==> job 3123 <==
## non_restoring_divider
module non_restoring_divider #(
    parameter DATA_WIDTH = 32
) (
    input  logic                    clk_i,
    input  logic                    clk_en_i,
    input  logic                    rst_n_i,
    input  logic [DATA_WIDTH - 1:0] dividend_i,
    input  logic [DATA_WIDTH - 1:0] divisor_i,
    input  logic                    data_valid_i,
    output logic [DATA_WIDTH - 1:0] quotient_o,
    output logic [DATA_WIDTH - 1:0] remainder_o,
    output logic                    divide_by_zero_o,
    output logic                    data_valid_o,
    output logic                    idle_o
);
Settings: LEC_CHECK=0, ABC_AREA=1, CAP_MARGIN=0, CELL_PAD_IN_SITES_DETAIL_PLACEMENT=2, CELL_PAD_IN_SITES_GLOBAL_PLACEMENT=0, CORE_ASPECT_RATIO=1.06, CORE_MARGIN=10, CORE_UTILIZATION=36, CTS_CLUSTER_DIAMETER=41, GPL_TIMING_DRIVEN=0, SLEW_MARGIN=5, TNS_END_PERCENT=70; clock period 8.88 ns.
run.sh (not shown) runs the stock make flow with config.mk's settings and CLKGATE_MAP_FILE=.
==> job 4689 (differences from job 3123) <==
==> flow/config.mk (replaced) <==
export PLATFORM = sky130hd
export DESIGN_NAME = non_restoring_divider
export DESIGN_NICKNAME = non_restoring_divider
export VERILOG_FILES = /design/flow/design.v
export SDC_FILE = /design/flow/constraint.sdc
export NUM_CORES = 4
export LEC_CHECK = 0
export CAP_MARGIN = 20
export CORE_MARGIN = 2
export CORE_UTILIZATION = 38
export CTS_CLUSTER_SIZE = 60
export SLEW_MARGIN = 20
==> flow/constraint.sdc (replaced) <==
create_clock -name core_clock -period 6.0 [get_ports {clk_i}]
set_input_delay 1.2000 -clock core_clock [delete_from_list [all_inputs] [get_ports {clk_i}]]
set_output_delay 1.2000 -clock core_clock [all_outputs]
set_load 0.01 [all_outputs]
==> job 1278 (differences from job 3123) <==
==> flow/config.mk (replaced) <==
export PLATFORM = sky130hd
export DESIGN_NAME = non_restoring_divider
export DESIGN_NICKNAME = non_restoring_divider
export VERILOG_FILES = /design/flow/design.v
export SDC_FILE = /design/flow/constraint.sdc
export NUM_CORES = 4
export LEC_CHECK = 0
export ABC_AREA = 1
export CAP_MARGIN = 20
export CORE_MARGIN = 2
export CORE_UTILIZATION = 62
export CTS_CLUSTER_DIAMETER = 332
export CTS_CLUSTER_SIZE = 96
export PLACE_DENSITY = 0.38
export SLEW_MARGIN = 20
export TNS_END_PERCENT = 5
==> flow/constraint.sdc (replaced) <==
create_clock -name core_clock -period 2.91 [get_ports {clk_i}]
set_input_delay 0.5820 -clock core_clock [delete_from_list [all_inputs] [get_ports {clk_i}]]
set_output_delay 0.5820 -clock core_clock [all_outputs]
set_load 0.01 [all_outputs]
==> results <==
|  | job 1278 | job 3123 | job 4689 |
|---|---|---|---|
| Post-synthesis instance area | 10700 um^2 | 10700 um^2 | 8700 um^2 |
| Power of the clock network | - | 471 uW | 632 uW |
| Number of design-rule violations left by the first detailed-router iteration | - | 969 | 529 |
| Number of nets at the end of the flow | - | 1965 | 1164 |
| Mean post-synth cell area | 6.37 um^2 | 6.37 um^2 | 9.32 um^2 |
| Cells after DPL | 2185 | 2212 | 1299 |
| Cell count in the Yosys report | 1680 | 1680 | 933 |
| Reg2Reg Setup Slack | - | 4860 ps | 1320 ps |
| Uppermost signal routing layer after detailed routing | - | met5 | met4 |
| Total buffers and inverters traversed by the critical path | - | 2 | 1 |
| Max Cap Violations | - | 0 | 0 |
| Hold wc startpoint | - | divide_by_zero_CRT$_SDFFE_PN0P_ | state_CRT[0]$_DFF_P_ |
| Worst Reg-to-Reg Cells | - | 23 | 15 |
| Startpoint type of the worst setup path | - | register | register |
| Area share of buffers outside the clock network | - | 13.7% | 13.7% |
| FF/Latch Area | - | 3140 um^2 | 3140 um^2 |
| Area growth from synthesis to layout | - | 20.8% | 20.0% |
| Number of clock-tree buffers in the layout | - | 9 | 9 |
| HPWL reported at the end of detailed placement | 28.4 mm | 47.8 mm | 19.0 mm |
| Kind of end point of the critical path | - | primary output | primary output |
| Class of the tightest hold or removal check | - | register to register | register to register |
| Pwr dens | - | 162 nW/um^2 | 251 nW/um^2 |
| Critical path start-end classification | - | register to primary output | register to primary output |
| GPL Wtd Cong | 1.01 | 0.971 | 0.891 |
| Outcome | stopped before the end | finished clean | finished clean |
| Failing step | global routing (5_1_grt) | - | - |
| Detailed-route DRC error count | - | 0 | 0 |
| Overall die area | 18300 um^2 | 37000 um^2 | 24100 um^2 |
Power is estimated from default activity; no workload was simulated.
